== job 102 ==
==> flow/design.v <==
module MUX(input [31:0] DMAport, output reg [24:0] out0, out1, out2, out3, out4, out5);
	always @ (*) begin
		out0 = 25'b0;
		out1 = 25'b0;
		out2 = 25'b0;
		out3 = 25'b0;
		out4 = 25'b0;
		out5 = 25'b0;
		case(DMAport[2:0])
			3'b000: out0 = DMAport[31:7];
			3'b001: out1 = DMAport[31:7];
			3'b010: out2 = DMAport[31:7];
			3'b011: out3 = DMAport[31:7];
			3'b100: out4 = DMAport[31:7];
			3'b101: out5 = DMAport[31:7];
			default:;
		endcase
	end
endmodule
module Register(input clk, input rst, input enable, input [23:0] datain, output reg [23:0] dataout);
	always @ (posedge clk or posedge rst) begin
		if (rst)
			dataout <= 24'b0;
		else if(enable)
			dataout <= datain;
	end
endmodule
module Wallace_BaughWooley (
    input  signed [7:0] a,
    input  signed [7:0] b,
    output signed [15:0] prod
);
    assign prod = a * b;
endmodule
module ConvEngine (
    input         clk,
    input         rst,
    input  [31:0] DMAport,        
    input         acc_enable,     
    input         acc_clear,      
    output [31:0] result          
);
    wire [24:0] mux_out0, mux_out1, mux_out2, mux_out3, mux_out4, mux_out5;
    MUX demux (
        .DMAport(DMAport),
        .out0(mux_out0),
        .out1(mux_out1),
        .out2(mux_out2),
        .out3(mux_out3),
        .out4(mux_out4),
        .out5(mux_out5)
    );
    wire [23:0] reg_data [5:0];
    Register reg0 (
        .clk(clk),
        .rst(rst),
        .enable(mux_out0[0]),
        .datain(mux_out0[24:1]),
        .dataout(reg_data[0])
    );
    Register reg1 (
        .clk(clk),
        .rst(rst),
        .enable(mux_out1[0]),
        .datain(mux_out1[24:1]),
        .dataout(reg_data[1])
    );
    Register reg2 (
        .clk(clk),
        .rst(rst),
        .enable(mux_out2[0]),
        .datain(mux_out2[24:1]),
        .dataout(reg_data[2])
    );
    Register reg3 (
        .clk(clk),
        .rst(rst),
        .enable(mux_out3[0]),
        .datain(mux_out3[24:1]),
        .dataout(reg_data[3])
    );
    Register reg4 (
        .clk(clk),
        .rst(rst),
        .enable(mux_out4[0]),
        .datain(mux_out4[24:1]),
        .dataout(reg_data[4])
    );
    Register reg5 (
        .clk(clk),
        .rst(rst),
        .enable(mux_out5[0]),
        .datain(mux_out5[24:1]),
        .dataout(reg_data[5])
    );
    wire signed [7:0] pixel [8:0];
    wire signed [7:0] kernel [8:0];
    assign pixel[0] = reg_data[0][23:16];
    assign pixel[1] = reg_data[0][15:8];
    assign pixel[2] = reg_data[0][7:0];
    assign pixel[3] = reg_data[1][23:16];
    assign pixel[4] = reg_data[1][15:8];
    assign pixel[5] = reg_data[1][7:0];
    assign pixel[6] = reg_data[2][23:16];
    assign pixel[7] = reg_data[2][15:8];
    assign pixel[8] = reg_data[2][7:0];
    assign kernel[0] = reg_data[3][23:16];
    assign kernel[1] = reg_data[3][15:8];
    assign kernel[2] = reg_data[3][7:0];
    assign kernel[3] = reg_data[4][23:16];
    assign kernel[4] = reg_data[4][15:8];
    assign kernel[5] = reg_data[4][7:0];
    assign kernel[6] = reg_data[5][23:16];
    assign kernel[7] = reg_data[5][15:8];
    assign kernel[8] = reg_data[5][7:0];
    wire signed [15:0] prod [8:0];
    Wallace_BaughWooley mult0 (.a(pixel[0]), .b(kernel[0]), .prod(prod[0]));
    Wallace_BaughWooley mult1 (.a(pixel[1]), .b(kernel[1]), .prod(prod[1]));
    Wallace_BaughWooley mult2 (.a(pixel[2]), .b(kernel[2]), .prod(prod[2]));
    Wallace_BaughWooley mult3 (.a(pixel[3]), .b(kernel[3]), .prod(prod[3]));
    Wallace_BaughWooley mult4 (.a(pixel[4]), .b(kernel[4]), .prod(prod[4]));
    Wallace_BaughWooley mult5 (.a(pixel[5]), .b(kernel[5]), .prod(prod[5]));
    Wallace_BaughWooley mult6 (.a(pixel[6]), .b(kernel[6]), .prod(prod[6]));
    Wallace_BaughWooley mult7 (.a(pixel[7]), .b(kernel[7]), .prod(prod[7]));
    Wallace_BaughWooley mult8 (.a(pixel[8]), .b(kernel[8]), .prod(prod[8]));
    wire signed [31:0] prod_ext [8:0];
    assign prod_ext[0] = {{16{prod[0][15]}}, prod[0]};
    assign prod_ext[1] = {{16{prod[1][15]}}, prod[1]};
    assign prod_ext[2] = {{16{prod[2][15]}}, prod[2]};
    assign prod_ext[3] = {{16{prod[3][15]}}, prod[3]};
    assign prod_ext[4] = {{16{prod[4][15]}}, prod[4]};
    assign prod_ext[5] = {{16{prod[5][15]}}, prod[5]};
    assign prod_ext[6] = {{16{prod[6][15]}}, prod[6]};
    assign prod_ext[7] = {{16{prod[7][15]}}, prod[7]};
    assign prod_ext[8] = {{16{prod[8][15]}}, prod[8]};
    wire signed [31:0] sum_products;
    assign sum_products = prod_ext[0] + prod_ext[1] + prod_ext[2] +
                          prod_ext[3] + prod_ext[4] + prod_ext[5] +
                          prod_ext[6] + prod_ext[7] + prod_ext[8];
    reg signed [31:0] accumulator;
    always @(posedge clk or posedge rst) begin
        if (rst) begin
            accumulator <= 32'b0;
        end else if (acc_clear) begin
            accumulator <= 32'b0;
        end else if (acc_enable) begin
            accumulator <= accumulator + sum_products;
        end
    end
    assign result = accumulator;
endmodule
make LEC_CHECK=0 CAP_MARGIN=20 CELL_PAD_IN_SITES_DETAIL_PLACEMENT=0 CORE_ASPECT_RATIO=1.61 CORE_MARGIN=5 CORE_UTILIZATION=21 CTS_CLUSTER_SIZE=11 GPL_ROUTABILITY_DRIVEN=1 GPL_TIMING_DRIVEN=1 MAX_ROUTING_LAYER=met4 PLACE_DENSITY=0.78 SETUP_SLACK_MARGIN=0.42 SLEW_MARGIN=20 finish   # period 7.01 ns
run.sh (not shown) runs the stock make flow with config.mk's settings and CLKGATE_MAP_FILE=.
The layout from job 102, despite a flow that completed every stage, fails the layout checks, with the failing checks listed as setup timing.
--- input diff job 102..job 105 ---
- CORE_ASPECT_RATIO no longer set, was 1.61
- GPL_ROUTABILITY_DRIVEN now 0, was 1
- CORE_UTILIZATION now 22, was 21
- ABC_AREA now 1, previously not set
- CTS_CLUSTER_SIZE now 100, was 11
- CTS_CLUSTER_DIAMETER now 259, previously not set
- SETUP_SLACK_MARGIN now -0.9, was 0.42
- TNS_END_PERCENT now 100, previously not set
- the clock period (ns, I/O delays scaled along) now 9.4, was 7.01
## What came out
- Job 105 ran to completion and came out clean on the timing, DRC and antenna checks.
- Job 105 vs job 102: longest individual stage delay on the worst path up
- Between job 102 and job 105, routed metal-1 wirelength is higher for job 102, job 105 comes in under that.
- Slowest library cell on the worst path: sky130_fd_sc_hd__fa_1 -> job 105, sky130_fd_sc_hd__fa_2 -> job 102
- Clock buffer and inverter area fraction after layout delta (job 102 -> job 105): insignificant

* * *

Setup of wip/garnet:
RTL: the design.v shown in full above, as it stands there.
Settings: LEC_CHECK=0, CAP_MARGIN=20, CORE_MARGIN=2, CORE_UTILIZATION=70, CTS_CLUSTER_SIZE=38, MAX_ROUTING_LAYER=met4, SLEW_MARGIN=20; clock period 6.47 ns.
No crash in wip/garnet: every stage finished, but the layout fails its final checks due to setup timing.
Changes in wip/amber relative to wip/garnet:
Settings: CORE_UTILIZATION changed from 70 to 72; PLACE_DENSITY_LB_ADDON newly set to 0.06; SETUP_SLACK_MARGIN newly set to 1.93; CTS_CLUSTER_SIZE removed (was 38); the clock period (ns, I/O delays scaled along) changed from 6.47 to 10.0.
Results
wip/amber: PASS, flow complete, no timing, DRC or antenna violations
Diff wip/garnet -> wip/amber: finished layout cell area went down by about 7%, setup slack grew by 3220 ps, count of clock-buffer cells in the layout went up by 1.
Changes observed in wip/amber relative to wip/garnet: post-cts hold-fix buffer tally held; maximum frequency from static timing analysis went down 3.5%; core utilization went down 3.8 points.
The following lists how wip/willow was set up differently from wip/amber:
Settings: PLACE_DENSITY_LB_ADDON: 0.06 -> 0.26; CAP_MARGIN: 20 -> 35; GPL_TIMING_DRIVEN: unset -> 0; SETUP_SLACK_MARGIN: 1.93 -> 2.63; CELL_PAD_IN_SITES_GLOBAL_PLACEMENT: unset -> 3; MAX_ROUTING_LAYER: met4 -> unset.
==> results <==
Reported for wip/willow and wip/amber, number of cell instances after yosys synthesis turned out identical to the last digit. Comparing wip/willow against wip/amber, there is no change at all in chip area line of the yosys report. wip/willow against wip/amber: compound-cell area share of the yosys netlist saw little to no change, summed instance area of the synthesized netlist saw little to no change, count of library flops with an enable pin saw little to no change. Reported for wip/willow and wip/amber, async set-reset flop share out of synthesis turned out identical to the last digit. Re cell count after synthesis: no difference whatsoever between wip/willow and wip/amber. From wip/amber to wip/willow, number of placement rows did not move at all. wip/willow | ERROR | 3_1_place_gp_skip_io.

* * *

run 1:
Starts from the design.v that is shown in full above.
Settings: LEC_CHECK=0, ABC_AREA=1, CAP_MARGIN=20, CORE_MARGIN=2, CORE_UTILIZATION=72, CTS_CLUSTER_DIAMETER=373, CTS_CLUSTER_SIZE=96, SLEW_MARGIN=20, TNS_END_PERCENT=10; clock period 5.59 ns.
Nothing crashed in run 1 and all stages finished; the problem is that the final layout failed, the offending checks being setup timing.
--- input diff run 1..run 2 ---
- CORE_ASPECT_RATIO newly set to 0.5
==> results <==
Final checks on run 2, whose flow otherwise completed, came back failing, citing setup timing. [compare] base=run 1 new=run 2: flip-flop and latch count after synthesis about even. Diff run 1 -> run 2 | global-route usage | increase of 1.8 points. Diff run 1 -> run 2: number of primary I/O pins stayed essentially flat; cell area fell by about 0.4%; final weighted congestion in routability-driven placement rose by about 3%. Final net count (run 2 over run 1): decrease, 0.46%. Setup fix buffers added after clock tree synthesis for run 2: 6 up relative to run 1.
Input-level comparison between run 3 and run 2:
- ABC_AREA no longer set, was 1
- TNS_END_PERCENT no longer set, was 10
- CORE_UTILIZATION now 40, was 72
- CORE_ASPECT_RATIO no longer set, was 0.5
- CTS_CLUSTER_SIZE no longer set, was 96
- CTS_CLUSTER_DIAMETER no longer set, was 373
- the clock period (ns, I/O delays scaled along) now 10.0, was 5.59
- Run 3 completed every stage of the flow, and the final layout passed the timing, DRC and antenna checks.
- Higher via count of the first global-routing pass was reported by run 2, not run 3.
- Via count of run 3 falls short of that of run 2 by more than 10%.
- Compared with run 2, run 3 shows a higher highest net fanout along the worst path.
- Total overflow reported by the global router came out exactly the same in run 2 and run 3.
- When run 3 is set beside run 2, its final standard cell area without fillers turns out to be about 9% smaller.
- Run 3 against run 2: worst setup slack has increased, post-cts gate resize count has decreased, total wire length has decreased.

* * *

Setup of build 94:
Starts from the design.v that is shown in full above.
export LEC_CHECK = 0
export CAP_MARGIN = 20
export CORE_MARGIN = 2
export CORE_UTILIZATION = 72
export CTS_CLUSTER_SIZE = 38
export MAX_ROUTING_LAYER = met4
export SLEW_MARGIN = 20
create_clock -name core_clock -period 6.42 [get_ports {clk}]
Although it ran to completion, build 94 produced a layout that fails the final checks because of negative setup slack.
diff inputs: build 94 => build 68
--- a/flow/config.mk
+++ b/flow/config.mk
@@ -7,0 +8 @@
+export ABC_AREA = 1
@@ -10,3 +11 @@
-export CORE_UTILIZATION = 72
-export CTS_CLUSTER_SIZE = 38
-export MAX_ROUTING_LAYER = met4
+export CORE_UTILIZATION = 62
==> flow/constraint.sdc <==
create_clock -name core_clock -period 10.9 [get_ports {clk}]
set_input_delay 2.1800 -clock core_clock [delete_from_list [all_inputs] [get_ports {clk}]]
set_output_delay 2.1800 -clock core_clock [all_outputs]
set_load 0.01 [all_outputs]
Findings:
Between build 94 and build 68, the flow reports number of global-route vias before repair decreasing by more than 10%.
Lower chip area from the yosys synthesis statistics was reported by build 94, not build 68.
Against build 94 as the reference, build 68 delivers a lower met3 layer usage reported by global route.
Compared to build 94, the router laid down less metal wire for build 68.
Build 68 finished every step from synthesis to the final layout, and the layout passed the timing, DRC and antenna checks.
Compared with build 94, build 68 shows layout filler cell count higher by 95%.
Compared with build 94, the detailed router inserted fewer vias in build 68.
Inputs modified between build 68 and build 84:
--- a/flow/config.mk
+++ b/flow/config.mk
@@ -11 +11,3 @@
-export CORE_UTILIZATION = 62
+export CORE_UTILIZATION = 60
+export CTS_CLUSTER_DIAMETER = 371
+export CTS_CLUSTER_SIZE = 100
==> flow/constraint.sdc <==
create_clock -name core_clock -period 4.71 [get_ports {clk}]
set_input_delay 0.9420 -clock core_clock [delete_from_list [all_inputs] [get_ports {clk}]]
set_output_delay 0.9420 -clock core_clock [all_outputs]
set_load 0.01 [all_outputs]
==> results <==
STATUS run=build 84 STAGES=ALL_DONE FINAL_CHECKS=FAILED CAUSE=negative setup slack. Of build 84 and build 68, build 84 shows the higher number of global-route vias before repair, with build 68 below it. Comparing build 84 and build 68, the lower growth of design area from synthesis to finish was measured on build 68. NOTE peak clock frequency supported by timing build 68->build 84 increased by more than 10%. In the flow results for build 84 and build 68, the starting utilization of the core area is smaller on build 84. [compare] base=build 68 new=build 84: wire length up 15000 um, time the final worst path needs with I/O delays and setup down 1.03 ns, peak per-stage delay on the critical path down 0.06 ns.
For build 87, these inputs were changed with respect to build 84:
--- a/flow/config.mk
+++ b/flow/config.mk
@@ -8 +7,0 @@
-export ABC_AREA = 1
@@ -11,3 +10 @@
-export CORE_UTILIZATION = 60
-export CTS_CLUSTER_DIAMETER = 371
-export CTS_CLUSTER_SIZE = 100
+export CORE_UTILIZATION = 40
==> flow/constraint.sdc <==
create_clock -name core_clock -period 16.0 [get_ports {clk}]
set_input_delay 3.2000 -clock core_clock [delete_from_list [all_inputs] [get_ports {clk}]]
set_output_delay 3.2000 -clock core_clock [all_outputs]
set_load 0.01 [all_outputs]
==> results <==
Slack of the worst reg-to-reg path, build 87 and build 84: smaller value in build 84. Build 84 has a higher final period utilization than build 87. Final cell area: build 87 below build 84. Number of well taps (lower): build 84. Build 87 finished every stage and its layout cleared the timing, DRC and antenna checks.
Relative to build 87, the following input files were edited for build 81:
--- a/flow/config.mk
+++ b/flow/config.mk
@@ -10 +10,2 @@
-export CORE_UTILIZATION = 40
+export CORE_UTILIZATION = 60
+export CTS_CLUSTER_SIZE = 100
==> flow/constraint.sdc <==
create_clock -name core_clock -period 5.15 [get_ports {clk}]
set_input_delay 1.0300 -clock core_clock [delete_from_list [all_inputs] [get_ports {clk}]]
set_output_delay 1.0300 -clock core_clock [all_outputs]
set_load 0.01 [all_outputs]
--- outcome ---
Every run in build 87 and build 81 closed cleanly, with the single exception of build 81. On global-route usage, the higher figure sits with build 81, not build 87. Build 81 vs build 87: met2 usage in global routing up. The longest individual stage delay on the worst path number comes out lower for build 81 vs build 87. Against build 87, build 81 comes in 29 points higher on end-of-flow core utilization. Summary of build 81 over build 87: HPWL after detailed placement went up, synthesized area level. Share of the clock period used by the worst path: higher on build 81.
Changes in build 21 relative to build 81:
--- a/flow/config.mk
+++ b/flow/config.mk
@@ -10,2 +10 @@
-export CORE_UTILIZATION = 60
-export CTS_CLUSTER_SIZE = 100
+export CORE_UTILIZATION = 32
==> flow/constraint.sdc <==
create_clock -name core_clock -period 9.49 [get_ports {clk}]
set_input_delay 1.8980 -clock core_clock [delete_from_list [all_inputs] [get_ports {clk}]]
set_output_delay 1.8980 -clock core_clock [all_outputs]
set_load 0.01 [all_outputs]
Results
Build 21 finished every stage and its layout cleared the timing, DRC and antenna checks. On build 21: minimum setup slack in the final design is 3.88 ns higher than what build 81 gave. Delta (build 21 minus build 81): die size now sits higher, layout overhead on the synthesized area shows a reduction of 9.1 points, global-route usage went down 18 points. Number of gates resized after CTS (build 21 over build 81): decrease, 198. Sort build 81 and build 21 by placeable core area asc -> top: build 81. Against build 81, fmax in build 21 came out worse. When build 21 is measured against build 81, its register-to-register path setup slack turns out 3.88 ns higher. Sort build 81 and build 21 by pin count of the biggest net entering global routing, descending, and build 21 comes first.
